// pwm_hw
module pwm_hw(
input clk,      			 
input reset,  			     
input red,                   
input green,                 
input blue,                  
output [19:0] Red_High_HW,   
output [19:0] Red_Low_HW,    
output [19:0] Green_High_HW, 
output [19:0] Green_Low_HW,  
output [19:0] Blue_High_HW,  
output [19:0] Blue_Low_HW    
             );
HW_PWM Red(.clk(clk),.reset(reset),.Colour_input(red),.High_Count(Red_High_HW),.Low_Count(Red_Low_HW));           
HW_PWM Green(.clk(clk),.reset(reset),.Colour_input(green),.High_Count(Green_High_HW), .Low_Count(Green_Low_HW));  
HW_PWM Blue(.clk(clk),.reset(reset),.Colour_input(blue),.High_Count(Blue_High_HW), .Low_Count(Blue_Low_HW));      
endmodule
Size in the first run: about 180 flip-flops.
Settings: LEC_CHECK=0, CAP_MARGIN=20, CORE_MARGIN=2, CORE_UTILIZATION=61, CTS_CLUSTER_DIAMETER=395, CTS_CLUSTER_SIZE=100, PLACE_DENSITY=0.86, SETUP_SLACK_MARGIN=-0.2, SLEW_MARGIN=20, TNS_END_PERCENT=5; clock period 2.0 ns.
run.sh (not shown) runs the stock make flow with config.mk's settings and CLKGATE_MAP_FILE=.
==> next run, changes <==
Settings changed: CORE_UTILIZATION 61 to 52, CTS_CLUSTER_DIAMETER 395 to 340, HOLD_SLACK_MARGIN set to -0.05, PLACE_DENSITY 0.86 to unset, SETUP_SLACK_MARGIN -0.2 to unset, TNS_END_PERCENT 5 to unset.
The changed run completed with no timing, DRC or antenna violations.
Sequential share of layout area falls by 0.16 points.
Final cell count is higher by 4.0%.
Wire length decreases by 6.1%.
Setup slack gets better by 180 ps.
Total power fell by 2.7%.
Design area went up by 0.42%.
Global-route usage decreases by 4.8 points.
Critical path depth falls by 3.
Non-clock buffer count grows by 3.
Clock power came out lower by 5.5%.
Area after synthesis stays the same.
==> next run, changes <==
Settings changed: ABC_AREA set to 1, CELL_PAD_IN_SITES_GLOBAL_PLACEMENT set to 1, TNS_END_PERCENT set to 20.
Design area decreases by 3.6%.
Setup slack improves by 5.6 ps.
Worst hold slack gets better by 140 ps.

== job 101 ==
pwm_hw again, from the RTL that the note above started with.
make LEC_CHECK=0 CAP_MARGIN=20 CORE_MARGIN=2 CORE_UTILIZATION=58 CTS_CLUSTER_SIZE=40 SETUP_SLACK_MARGIN=0.29 SLEW_MARGIN=20 finish   # period 0.992 ns
Job 101: aborted in 4_1_cts (tool error)
Modified inputs, job 102 compared to job 101
- a change of CORE_UTILIZATION from 58 to 64
- a deleted CTS_CLUSTER_SIZE that had been 40
- an added PLACE_DENSITY of 0.6
- a change of SETUP_SLACK_MARGIN from 0.29 to 0.32
- a change of the clock period (ns, I/O delays scaled along) from 0.992 to 1.04
Notes after the runs:
The runs compared here, job 102 and job 101, all ended either early or with open violations.
Job 102 did not finish; the tool stopped in 4_1_cts with error DPL-0038.
Yosys-reported design area after synthesis: job 101 vs job 102 identical
~same placed instance area in job 102 and job 101
When job 102 is set beside job 101, its pre-placement core utilization turns out to be 6.4 points larger.
Changes in job 103 relative to job 102:
- SETUP_SLACK_MARGIN: 0.32 -> unset
- CTS_CLUSTER_SIZE: unset -> 23
- CORE_UTILIZATION: 64 -> 67
- the clock period (ns, I/O delays scaled along): 1.04 -> 1.53
Notes after the runs:
Job 103: all stages done; final checks FAILED (negative setup slack). Job 103 ends up with higher minimum setup slack after placement than job 102 does. Post-synth tally of flip-flops with integrated enable came out exactly the same in job 102 and job 103. Area after synthesis: job 102 vs job 103 identical. Going from job 102 to job 103, the die area was shrunk. Final weighted congestion in routability-driven placement: higher on job 102.

pwm_hw again, from the RTL that the note above started with.
Settings: LEC_CHECK=0, ABC_AREA=1, CAP_MARGIN=30, CELL_PAD_IN_SITES_DETAIL_PLACEMENT=2, CORE_ASPECT_RATIO=0.57, CORE_MARGIN=9, CORE_UTILIZATION=20, CTS_CLUSTER_DIAMETER=363, CTS_CLUSTER_SIZE=32, GPL_ROUTABILITY_DRIVEN=0, MAX_ROUTING_LAYER=met5, MIN_ROUTING_LAYER=met1, PLACE_DENSITY_LB_ADDON=0.01, SLEW_MARGIN=0, TNS_END_PERCENT=90; clock period 1.53 ns.
The starting point completed without violations.
Edit:
ABC_AREA = default   (was 1)
CAP_MARGIN = 20   (was 30)
CELL_PAD_IN_SITES_DETAIL_PLACEMENT = default   (was 2)
CORE_ASPECT_RATIO = default   (was 0.57)
CORE_MARGIN = 2   (was 9)
CORE_UTILIZATION = 40   (was 20)
CTS_CLUSTER_DIAMETER = default   (was 363)
CTS_CLUSTER_SIZE = default   (was 32)
GPL_ROUTABILITY_DRIVEN = default   (was 0)
MAX_ROUTING_LAYER = default   (was met5)
MIN_ROUTING_LAYER = default   (was met1)
PLACE_DENSITY = 0.6   (was default)
PLACE_DENSITY_LB_ADDON = default   (was 0.01)
SLEW_MARGIN = 20   (was 0)
TNS_END_PERCENT = default   (was 90)
clock period = 2.0 ns   (was 1.53 ns; I/O delays follow)
What happened: The changed run finished clean. Die size goes down by 55%. Wire length drops by 43%. Sequential share of layout area went up by 0.70 points. Setup slack improves by 0.15 ns.
Edit:
CORE_UTILIZATION = 64   (was 40)
clock period = 1.55 ns   (was 2.0 ns; I/O delays follow)
Outcome:
- The new run finished but fails on negative setup slack
- final area came out higher by a few percent
- hold slack loses 0.025 ns
- die size goes down by well over a third
- routed wire length went up by about a fifth
- first-iteration DRC count grows by well over a third
- global-route usage rises by 14 points
- clock skew is about the same
- via count increases by roughly a tenth
- count of clock-buffer cells in the layout grows by 1
- utilization rises by 36 points
Edit:
CORE_UTILIZATION = 40   (was 64)
clock period = 1.79 ns   (was 1.55 ns; I/O delays follow)
=> The new run completed without violations; final area hardly moves; power falls by 9.0%; sequential power drops by 13%; die size went up by 58%; via count is lower by 8.0%; worst setup slack gets better by 0.11 ns; hold slack gets better by 0.054 ns.

Starting RTL as in the previous note.
clock: 1.37 ns
lec_check: 0
cap_margin: 20
core_margin: 2
core_utilization: 67
cts_cluster_diameter: 268
cts_cluster_size: 95
place_density: 0.4
slew_margin: 20
The baseline failed in 5_1_grt with ODB-0269.
Next try:
Settings changed: CORE_UTILIZATION 67 to 33, CTS_CLUSTER_DIAMETER 268 to not set, CTS_CLUSTER_SIZE 95 to not set, PLACE_DENSITY 0.4 to 0.6.
Clock period 1.37 ns to 1.79 ns, I/O delays scaled along.
Now the flow passed the timing, DRC and antenna checks.
Die size increases by 99%.
Synthesized area is unchanged.
Synthesized cell count does not change.
Next try:
Settings changed: ABC_AREA set to 1, CORE_UTILIZATION 33 to 70, CTS_CLUSTER_DIAMETER set to 243, CTS_CLUSTER_SIZE set to 22.
Clock period 1.79 ns to 0.94 ns, I/O delays scaled along.
Result: With this change the flow never finished: it broke off in 3_5_place_dp; die size fell by 53%; synthesized cell count rises by 30%; synthesized area decreases by 2.2%.
Next try:
Settings changed: ABC_AREA 1 to not set, CORE_UTILIZATION 70 to 72, CTS_CLUSTER_DIAMETER 243 to not set, CTS_CLUSTER_SIZE 22 to not set, SETUP_SLACK_MARGIN set to 0.45.
Clock period 0.94 ns to 1.55 ns, I/O delays scaled along.
=> Now the flow failed in 4_1_cts; die size came out lower by 0.52%; area after synthesis came out higher by 2.3%; synthesized cell count came out lower by 23%.

The RTL this note starts from:
==> flow/design.v <==
module pwm_hw(
input clk,      			 
input reset,  			     
input red,                   
input green,                 
input blue,                  
output [19:0] Red_High_HW,   
output [19:0] Red_Low_HW,    
output [19:0] Green_High_HW, 
output [19:0] Green_Low_HW,  
output [19:0] Blue_High_HW,  
output [19:0] Blue_Low_HW    
             );
HW_PWM Red(.clk(clk),.reset(reset),.Colour_input(red),.High_Count(Red_High_HW),.Low_Count(Red_Low_HW));           
HW_PWM Green(.clk(clk),.reset(reset),.Colour_input(green),.High_Count(Green_High_HW), .Low_Count(Green_Low_HW));  
HW_PWM Blue(.clk(clk),.reset(reset),.Colour_input(blue),.High_Count(Blue_High_HW), .Low_Count(Blue_Low_HW));      
endmodule
module HW_PWM(
input clk,                     
input reset,                   
input Colour_input,            
output reg [19:0] High_Count,  
output reg [19:0] Low_Count    
            );
reg PrevPwm;                   
reg [19:0]Count;               
always@(posedge clk)
begin
if (!reset)                    
    begin
	Count<=20'b0;
	High_Count<=20'b0;
	Low_Count<=20'b0;          
	PrevPwm<=1'b0;
	end
else if(Colour_input==1)       
   begin
	if(PrevPwm!=Colour_input)  
		begin
 		Low_Count<=Count;      
		PrevPwm<=1'b1;         
		Count<=20'b0;          
		end
	else
		begin                  
		Count<=Count+1'b1;     
		end
  end
else if(Colour_input==0)       
	begin
	if(PrevPwm!=Colour_input)  
		begin
		High_Count<=Count;     
		PrevPwm<=Colour_input; 
		Count<=20'b0;          
		end
else
     begin                     
     Count<=Count+1'b1;        
     end     
end
end			
endmodule			
Settings: LEC_CHECK=0, CAP_MARGIN=5, CORE_MARGIN=2, CORE_UTILIZATION=71, CTS_CLUSTER_DIAMETER=356, CTS_CLUSTER_SIZE=40, SETUP_SLACK_MARGIN=-0.1, SLEW_MARGIN=20; clock period 1.58 ns.
The baseline aborted during 4_1_cts.
==> next run, changes <==
==> flow/config.mk (replaced) <==
export PLATFORM = sky130hd
export DESIGN_NAME = pwm_hw
export DESIGN_NICKNAME = pwm_hw
export VERILOG_FILES = /design/flow/design.v
export SDC_FILE = /design/flow/constraint.sdc
export NUM_CORES = 4
export LEC_CHECK = 0
export ABC_AREA = 1
export CAP_MARGIN = 20
export CORE_MARGIN = 2
export CORE_UTILIZATION = 64
export PLACE_DENSITY = 0.6
export SLEW_MARGIN = 20
==> flow/constraint.sdc (replaced) <==
create_clock -name core_clock -period 2.43 [get_ports {clk}]
set_input_delay 0.4860 -clock core_clock [delete_from_list [all_inputs] [get_ports {clk}]]
set_output_delay 0.4860 -clock core_clock [all_outputs]
set_load 0.01 [all_outputs]
Result: The changed run ran to the end with no violations. Die size came out higher by about 8%. Synthesized area came out lower by 2.2%. Synthesized cell count came out higher by 30%.
==> next run, changes <==
--- a/flow/config.mk
+++ b/flow/config.mk
@@ -7,7 +7,6 @@
 export LEC_CHECK = 0
-export ABC_AREA = 1
 export CAP_MARGIN = 20
 export CORE_MARGIN = 2
-export CORE_UTILIZATION = 64
-export PLACE_DENSITY = 0.6
+export CORE_UTILIZATION = 58
+export CTS_CLUSTER_SIZE = 40
 export SLEW_MARGIN = 20
==> flow/constraint.sdc (replaced) <==
create_clock -name core_clock -period 0.992 [get_ports {clk}]
set_input_delay 0.1984 -clock core_clock [delete_from_list [all_inputs] [get_ports {clk}]]
set_output_delay 0.1984 -clock core_clock [all_outputs]
set_load 0.01 [all_outputs]
Outcome:
- Now the flow ended with an error in 4_1_cts
- synthesized cell count fell by about a fifth
- die size rose by roughly a tenth
- synthesized area goes up by a few percent

== build 4 ==
// pwm_hw: RTL as listed in full above, without the edits since
make LEC_CHECK=0 CAP_MARGIN=20 CELL_PAD_IN_SITES_GLOBAL_PLACEMENT=1 CORE_ASPECT_RATIO=0.5 CORE_MARGIN=2 CORE_UTILIZATION=30 CTS_CLUSTER_DIAMETER=340 CTS_CLUSTER_SIZE=100 HOLD_SLACK_MARGIN=-0.05 SLEW_MARGIN=20 TNS_END_PERCENT=20 finish   # period 2.0 ns
Per the final summary, build 4 finished and its layout is clean on timing, DRC and antenna.
### build 4 -> build 5
Settings: GPL_TIMING_DRIVEN: unset -> 0; HOLD_SLACK_MARGIN: -0.05 -> -0.06; CAP_MARGIN: 20 -> 5; GPL_ROUTABILITY_DRIVEN: unset -> 0; CELL_PAD_IN_SITES_GLOBAL_PLACEMENT: 1 -> unset; CTS_CLUSTER_SIZE: 100 -> 22; MAX_ROUTING_LAYER: unset -> met4; TNS_END_PERCENT: 20 -> 75; CTS_CLUSTER_DIAMETER: 340 -> unset; CORE_UTILIZATION: 30 -> 38; MIN_ROUTING_LAYER: unset -> met2; SETUP_SLACK_MARGIN: unset -> 0.07; PLACE_DENSITY_LB_ADDON: unset -> 0.0; CORE_MARGIN: 2 -> 9; CORE_ASPECT_RATIO: 0.5 -> 0.51.
### Flow results
Finished, but not clean: build 5, with design-rule violations. Going from build 4 to build 5, number of DRC markers in iteration 0 grows by 448. Diff build 4 -> build 5 | proportion of cell area spent on the clock network | decrease of 0.99 points. Area of the die shrinks by a few percent when moving from build 4 to build 5. Synthesized-area fraction occupied by ao, oa, aoi and oai cells: build 4 vs build 5 identical. Build 5 vs build 4 on worst ir drop on vdd: build 5 is the higher one. Global-route met2 utilization sits higher in build 5 than in build 4. The lower clock network power share of build 5 and build 4 is in build 5. The met3 global-route usage number comes out higher for build 5 vs build 4. The run with more setup slack is build 4; build 5 has less. Compared with build 4, footprint of the multi-input gates in build 5 increased slightly.
--- input diff build 5..build 53 ---
Settings: MAX_ROUTING_LAYER removed (was met4); CORE_UTILIZATION changed from 38 to 61; MIN_ROUTING_LAYER removed (was met2); SETUP_SLACK_MARGIN changed from 0.07 to 0.35; CAP_MARGIN changed from 5 to 20; TNS_END_PERCENT changed from 75 to 5; CTS_CLUSTER_DIAMETER newly set to 395; PLACE_DENSITY_LB_ADDON removed (was 0.0); CORE_ASPECT_RATIO removed (was 0.51); CORE_MARGIN changed from 9 to 2; PLACE_DENSITY newly set to 0.86; GPL_ROUTABILITY_DRIVEN removed (was 0); HOLD_SLACK_MARGIN removed (was -0.06); CTS_CLUSTER_SIZE changed from 22 to 100; GPL_TIMING_DRIVEN removed (was 0).
### Flow results
Build 53 | stages: all done | timing, DRC, antenna: all pass. What the final checks of build 5 revealed, after a flow that finished every stage, was a layout that fails on design-rule violations. Sort build 53 and build 5 by cell count, descending, and build 5 comes first. Build 5 was routed with more vias than build 53. Looking only at clock skew, and setting everything else aside, the lower value of build 53 and build 5 goes to build 53.
> inputs changed (build 53 -> build 33)
Settings: TNS_END_PERCENT: 5 -> 10; MAX_ROUTING_LAYER: unset -> met4; PLACE_DENSITY: 0.86 -> unset; CORE_UTILIZATION: 61 -> 38; CTS_CLUSTER_DIAMETER: 395 -> unset; SETUP_SLACK_MARGIN: 0.35 -> unset; CTS_CLUSTER_SIZE: 100 -> 22; CORE_MARGIN: 2 -> 8; GPL_TIMING_DRIVEN: unset -> 0; PLACE_DENSITY_LB_ADDON: unset -> 0.0; CAP_MARGIN: 20 -> 5.
==> results <==
Build 33 vs build 53 — number of cells upsized or downsized after cts dropped 16. Changes observed in build 33 relative to build 53: pre-CTS setup slack shows a reduction of 630 ps, non-clock buffer count up about 0.6%, total detailed-routing wirelength up 8.4%, met2 capacity usage during global routing has decreased. From build 53 to build 33 the numbers moved as follows: horizontal die size went up 41 um, number of cells on the critical path saw an increase, number of vias after detailed routing went down by 192, part of the power in registers shrank by 2.0 points, synthesized area stayed essentially flat. Remaining max-slew budget at the tightest pin ends up lower on build 33. Having completed the whole flow, build 33 delivered a layout that passed the timing, DRC and antenna checks.
[inputs] build 39 vs build 33
Settings: PLACE_DENSITY newly set to 0.6; CORE_MARGIN changed from 8 to 2; CTS_CLUSTER_SIZE changed from 22 to 34; CORE_UTILIZATION changed from 38 to 40; CAP_MARGIN changed from 5 to 20; PLACE_DENSITY_LB_ADDON removed (was 0.0); GPL_TIMING_DRIVEN removed (was 0); TNS_END_PERCENT removed (was 10); the clock period (ns, I/O delays scaled along) changed from 2.0 to 2.41.
### Flow results
Build 39 finished end to end and its layout was clean on timing, DRC and antenna.
Changes observed in build 39 relative to build 33: depth of the worst hold-timing path saw a decrease, arrival time of data at the critical path endpoint moved down, design area rose 29 sq um, async set or reset register ratio after synthesis held.
Build 33 → build 39: worst-case headroom to the max-slew limit picked up an extra 33 points, part of the cycle the worst path needs lost 17 points.

## run A
// pwm_hw: RTL as listed in full above, without the edits since
clock: 1.37 ns
lec_check: 0
abc_area: 1
cap_margin: 20
core_margin: 2
core_utilization: 72
cts_cluster_diameter: 268
cts_cluster_size: 95
place_density: 0.4
setup_slack_margin: -0.12
slew_margin: 20
What ended run A was a tool error in global routing (5_1_grt); the run never finished.
> inputs changed (run A -> run B)
Settings: PLACE_DENSITY: 0.4 -> unset; PLACE_DENSITY_LB_ADDON: unset -> 0.0; CTS_CLUSTER_SIZE: 95 -> unset; SETUP_SLACK_MARGIN: -0.12 -> 0.38; CTS_CLUSTER_DIAMETER: 268 -> 94; ABC_AREA: 1 -> unset; the clock period (ns, I/O delays scaled along): 1.37 -> 1.32.
==> results <==
Each of run A and run B falls short of a clean finish.
As the logs show, run A stopped at global routing (5_1_grt) after a tool error, so it never reached the end of the flow.
No final results exist for run B, since it was stopped by error FLW-0024 during global placement (3_3_place_gp).
Between run A and run B, the flow reports net count after synthesis decreasing by more than 10%.
Of run B and run A, run A shows the lower area after synthesis, with run B above it.
Sort run B and run A by post-synthesis cell type count, descending, and run B comes first.
Comparing run B and run A, the lower floorplan utilization is on run A.
## Diff of input files: run C against run B
Settings: a deleted CTS_CLUSTER_DIAMETER that had been 94; a deleted PLACE_DENSITY_LB_ADDON that had been 0.0; a deleted SETUP_SLACK_MARGIN that had been 0.38; an added HOLD_SLACK_MARGIN of -0.09; an added CTS_CLUSTER_SIZE of 21; an added PLACE_DENSITY of 0.6; a change of the clock period (ns, I/O delays scaled along) from 1.32 to 1.55.
## What came out
As the logs show, run C stopped at clock tree synthesis (4_1_cts) after a tool error, so it never reached the end of the flow. Re I/O pin count: no difference whatsoever between run B and run C. [compare] base=run B new=run C: synthesized-area fraction occupied by ao, oa, aoi and oai cells closely matched the old numbers; sequential element share of the synthesized area held steady; number of standard cells after synthesis comparable. Diff run B..run C | basic-gate share of the synthesized area counting and, or, nand and nor cells | unchanged. Cell count in the Yosys report: run B vs run C identical. Re height of the die: no difference whatsoever between run C and run B. | average cell area after synthesis | run C vs run B | ≈ equal |. On synthesized area, run C and run B are neck and neck.
The inputs of run D differ from those of run C as listed below.
Settings: putting SETUP_SLACK_MARGIN at 0.31 where nothing was set; swapping 72 for 64 in CORE_UTILIZATION; swapping 21 for 31 in CTS_CLUSTER_SIZE; clearing HOLD_SLACK_MARGIN, which used to be -0.09; swapping 1.55 for 0.997 in the clock period (ns, I/O delays scaled along).
Notes after the runs:
In the flow results for run D and run C, the width of the die is smaller on run C.
Run D: it failed during clock tree synthesis (4_1_cts), and the tool reported DPL-0038.
Re average footprint of a synthesized cell: no difference whatsoever between run C and run D.
Y dimension of the die is higher on run D
Power and IR drop assume default switching activity.
